==> run a <==
==> flow/design.v <==
`timescale 1ns / 1ps
module pid_controller(
    input  logic        clk,
    input  logic        rst_n,
    input  logic [15:0] setpoint,
    input  logic [15:0] feedback,
    input  logic [15:0] Kp,
    input  logic [15:0] Ki,
    input  logic [15:0] Kd,
    input  logic [15:0] clk_prescaler,
    output logic [15:0] control_signal
);
    logic signed [16:0]  error_s;         
    logic signed [16:0]  prev_error_s;
    logic signed [31:0]  integral_s;      
    logic signed [31:0]  derivative_s;
    logic [15:0] clk_divider;
    logic        sampling_flag;
    logic signed [31:0] kp_mul, ki_mul;
    logic signed [31:0] kd_mul;
    logic signed [31:0] control_calc;
    always_ff @(posedge clk or negedge rst_n) begin
        if (!rst_n) begin
            clk_divider    <= 16'h0000;
            sampling_flag  <= 1'b0;
        end else if (clk_divider == clk_prescaler) begin
            clk_divider    <= 16'h0000;
            sampling_flag  <= 1'b1;
        end else begin
            clk_divider    <= clk_divider + 16'd1;
            sampling_flag  <= 1'b0;
        end
    end
    always_comb begin
        error_s = $signed({1'b0, setpoint}) - $signed({1'b0, feedback});
        kp_mul = $signed({1'b0, Kp}) * error_s;
        ki_mul = $signed({1'b0, Ki}) * error_s;
        kd_mul = $signed({1'b0, Kd}) * (error_s - prev_error_s);
        control_calc = kp_mul + integral_s + kd_mul;
    end
    always_ff @(posedge clk or negedge rst_n) begin
        if (!rst_n) begin
            prev_error_s   <= '0;
            integral_s     <= '0;
            derivative_s   <= '0;
            control_signal <= 16'h0000;
        end else if (sampling_flag) begin
            integral_s   <= integral_s + ki_mul;
            derivative_s <= kd_mul;
            control_signal <= control_calc[15:0];
            prev_error_s <= error_s;
        end
    end
endmodule
`timescale 1ns/1ps
module top (
  input  logic        clk,
  input  logic        rst_n,
  input  logic [15:0] setpoint,
  input  logic [15:0] feedback,
  input  logic [15:0] Kp,
  input  logic [15:0] Ki,
  input  logic [15:0] Kd,
  input  logic [15:0] clk_prescaler,
  output logic [15:0] control_signal
);
  pid_controller u_dut (
    .clk(clk),
    .rst_n(rst_n),
    .setpoint(setpoint),
    .feedback(feedback),
    .Kp(Kp),
    .Ki(Ki),
    .Kd(Kd),
    .clk_prescaler(clk_prescaler),
    .control_signal(control_signal)
  );
endmodule
==> flow/run.sh <==
#!/bin/bash
# the make line also repeats each setting of config.mk as NAME=value (left out here)
make -C /OpenROAD-flow-scripts/flow DESIGN_CONFIG=/design/flow/config.mk WORK_HOME=/design/flow/orfs CLKGATE_MAP_FILE= finish
==> flow/config.mk <==
export PLATFORM = sky130hd
export DESIGN_NAME = top
export DESIGN_NICKNAME = top
export VERILOG_FILES = /design/flow/design.v
export SDC_FILE = /design/flow/constraint.sdc
export NUM_CORES = 4
export LEC_CHECK = 0
export ABC_AREA = 1
export CAP_MARGIN = 20
export CORE_MARGIN = 2
export CORE_UTILIZATION = 61
export CTS_CLUSTER_DIAMETER = 375
export CTS_CLUSTER_SIZE = 100
export SLEW_MARGIN = 20
==> flow/constraint.sdc <==
create_clock -name core_clock -period 9.34 [get_ports {clk}]
set_input_delay 1.8680 -clock core_clock [delete_from_list [all_inputs] [get_ports {clk}]]
set_output_delay 1.8680 -clock core_clock [all_outputs]
set_load 0.01 [all_outputs]
==> run b (differences from run a) <==
--- a/flow/config.mk
+++ b/flow/config.mk
@@ -7,8 +7,5 @@
 export LEC_CHECK = 0
-export ABC_AREA = 1
 export CAP_MARGIN = 20
 export CORE_MARGIN = 2
-export CORE_UTILIZATION = 61
-export CTS_CLUSTER_DIAMETER = 375
-export CTS_CLUSTER_SIZE = 100
+export CORE_UTILIZATION = 13
 export SLEW_MARGIN = 20
==> flow/constraint.sdc (replaced) <==
create_clock -name core_clock -period 13.6 [get_ports {clk}]
set_input_delay 2.7200 -clock core_clock [delete_from_list [all_inputs] [get_ports {clk}]]
set_output_delay 2.7200 -clock core_clock [all_outputs]
set_load 0.01 [all_outputs]
==> results <==
quantity                                                                                run a                    run b
Status                                                             complete, but fails checks  complete, no violations
Reasons for failing layout checks                                        negative setup slack                        -
Resized cells post-CTS                                                                    149                        0
Worst hold margin                                                                    0.474 ns                 0.508 ns
First-pass GRT wire length                                                            86.7 mm                  78.6 mm
Cell depth of the worst min-delay path                                                      2                        1
Die Footprint                                                                      0.0308 mm²                0.133 mm²
Register share of the cell area                                                        0.0718                   0.0781
Area taken by flip-flops and latches                                              0.00163 mm²              0.00163 mm²
Summed instance area of the synthesized netlist                                    0.0180 mm²               0.0169 mm²
Logic depth of the worst path, buffers included                                            72                       41
Global Route met3 Usage                                                                0.0429                   0.0190
Final Net Count                                                                         3,346                    2,560
Average cell area after synthesis                                                    7.44 µm²                 9.12 µm²
Count of buffers not belonging to the clock network in the layout                         381                      170

========
==> job 7557 <==
Starts from the design.v that is shown in full above.
export LEC_CHECK = 0
export CAP_MARGIN = 20
export CORE_MARGIN = 2
export CORE_UTILIZATION = 61
export CTS_CLUSTER_SIZE = 100
export SLEW_MARGIN = 20
create_clock -name core_clock -period 13.6 [get_ports {clk}]
run.sh (not shown) runs the stock make flow with config.mk's settings and CLKGATE_MAP_FILE=.
==> job 8105 (differences from job 7557) <==
CORE_UTILIZATION = 40   (was 61)
CTS_CLUSTER_SIZE = not set   (was 100)
==> flow/constraint.sdc (replaced) <==
create_clock -name core_clock -period 12.2 [get_ports {clk}]
set_input_delay 2.4400 -clock core_clock [delete_from_list [all_inputs] [get_ports {clk}]]
set_output_delay 2.4400 -clock core_clock [all_outputs]
set_load 0.01 [all_outputs]
==> comparison table <==
Outcome: job 7557 finished clean; job 8105 finished clean
Library cell contributing the largest single delay on the critical path: job 7557 sky130_fd_sc_hd__fa_1; job 8105 sky130_fd_sc_hd__fa_2
Worst Path Buf+Inv: job 7557 7; job 8105 12
Cell count after placement: job 7557 2322; job 8105 2539
Final wirelength: job 7557 38900 um; job 8105 42000 um
Combinational cell area excluding buffers and inverters: job 7557 13600 sq um; job 8105 13700 sq um
Post-CTS Setup Inserts: job 7557 0; job 8105 8
WHS: job 7557 0.503 ns; job 8105 0.504 ns
Fraction of area in non-clock buffers: job 7557 7.70%; job 8105 9.77%
Final core occ: job 7557 69.9%; job 8105 47.2%
Summed area of non-filler cells in the final layout: job 7557 18900 sq um; job 8105 19800 sq um
Hold path startpoint: job 7557 u_dut.clk_divider[0]; job 8105 u_dut.control_signal[14]
Initial antenna violation count: job 7557 1; job 8105 2
Inserted Diodes: job 7557 1; job 8105 2
DR vias: job 7557 12342; job 8105 12402
Count of plain and timing-repair buffers: job 7557 157; job 8105 220
Tally of filler cells in the layout: job 7557 2263; job 8105 4019
Estimated wirelength of the detail-placed design: job 7557 32400 um; job 8105 35000 um
Placed cell area: job 7557 18600 sq um; job 8105 19300 sq um
